sierra:
==> flow/design.v (excerpt) <==
module project3_frame(
  input        CLOCK_50,
  input        RESET_N,
  input  [3:0] KEY,
  output [6:0] HEX0,
  output [6:0] HEX1,
  output [9:0] LEDR,
  output [16-2-1:0] imem_addr,
  input  [32-1:0] imem_data,
  output [16-2-1:0] dmem_addr,
  output [32-1:0] dmem_wdata,
  output dmem_we,
  output dmem_re,
  input  [32-1:0] dmem_rdata
);
 wire clk;
 wire reset; 
  assign clk = CLOCK_50;
  assign reset = !RESET_N;
  wire [(32+32+32+4)-1:0] FE_latch_out; 
  wire [(32+32+32+6+8+32+32+32 + 1 + 1 + 1 + 1 + 1+ 4 + 8 + 4)-1:0] DE_latch_out; 
  wire [(32+32+32 + 32 + 1 + 1 + 1 + 4 + 4)-1:0] AGEX_latch_out; 
  wire [(32+32+32 +32 + 32 + 1 + 1 + 4 + 1 + 32 + 32 + 4)-1:0] MEM_latch_out;
  wire [1-1:0] from_DE_to_FE;
  wire [(1 + 1 + 1 + 32 + 32 )-1:0] from_AGEX_to_FE;
  wire [4-1:0] from_MEM_to_FE;
  wire [4-1:0] from_WB_to_FE;
  wire [(1 + 1 + 1 + 32 + 32 )-1:0] from_AGEX_to_DE;
  wire [4-1:0] from_MEM_to_DE;
  wire [(1 + 1 + 4 + 32 + 32)-1:0] from_WB_to_DE;
  wire [4 + 1 + 32-1:0] from_MEM_to_AGEX;
  wire [4 + 1 + 32-1:0] from_WB_to_AGEX;
  wire [4-1:0] from_WB_to_MEM;
FE_STAGE my_FE_stage(
    .clk(clk), 
    .reset(reset), 
    .from_DE_to_FE(from_DE_to_FE),
    .from_AGEX_to_FE(from_AGEX_to_FE),
    .from_MEM_to_FE(from_MEM_to_FE),
    .from_WB_to_FE(from_WB_to_FE),
    .imem_addr(imem_addr),
    .imem_data(imem_data),
    .FE_latch_out(FE_latch_out)); 
DE_STAGE my_DE_stage(
  .clk(clk),
  .reset(reset),
  .from_FE_latch(FE_latch_out),
  .from_AGEX_to_DE(from_AGEX_to_DE),  
  .from_MEM_to_DE(from_MEM_to_DE),     
  .from_WB_to_DE(from_WB_to_DE), 
  .from_DE_to_FE(from_DE_to_FE),   
  .DE_latch_out(DE_latch_out)
);
AGEX_STAGE my_AGEX_stage(
  .clk(clk),
  .reset(reset),
  .from_MEM_to_AGEX(from_MEM_to_AGEX),    
  .from_WB_to_AGEX(from_WB_to_AGEX),   
  .from_DE_latch(DE_latch_out),
  ...
For scale: about 6300 cells after synthesis, roughly 920 flip-flops, about 160 I/O pins.
export LEC_CHECK = 0
export CAP_MARGIN = 20
export CORE_MARGIN = 2
export CORE_UTILIZATION = 45
export SLEW_MARGIN = 20
create_clock -name core_clock -period 5.15 [get_ports {CLOCK_50}]
run.sh (not shown) runs the stock make flow with config.mk's settings and CLKGATE_MAP_FILE=.
Here is what was changed in the inputs of ember compared with sierra.
# sierra
export LEC_CHECK = 0
export CAP_MARGIN = 20
export CORE_MARGIN = 2
export CORE_UTILIZATION = 45
export SLEW_MARGIN = 20
create_clock -name core_clock -period 5.15 [get_ports {CLOCK_50}]
# ember
export LEC_CHECK = 0
export ABC_AREA = 0
export CAP_MARGIN = 15
export CORE_MARGIN = 2
export CORE_UTILIZATION = 72
export CTS_CLUSTER_DIAMETER = 342
export CTS_CLUSTER_SIZE = 37
export GPL_TIMING_DRIVEN = 1
export MIN_ROUTING_LAYER = met1
export SETUP_SLACK_MARGIN = 0.22
export SLEW_MARGIN = 20
create_clock -name core_clock -period 4.36 [get_ports {CLOCK_50}]
==> comparison <==
ember is listed as incomplete: the tool reported an error in global routing (5_1_grt) and the run ended there.
Max floorplan row count across sierra and ember: sierra
Between ember and sierra, the synthesized flop and latch total figures differ only marginally.
Diff sierra -> ember: number of clock buffers inserted by TritonCTS went down 73%; CTS H-tree depth went down 2; post-CTS resize count went up 583.
Die: ember smaller than sierra
From sierra to ember the numbers moved as follows: die span in x dropped 21%; instance area after placement picked up an extra 1500 um2; number of enable flip-flop cells now sits at about the same level.
The area of the core region of ember is lower than that of sierra.
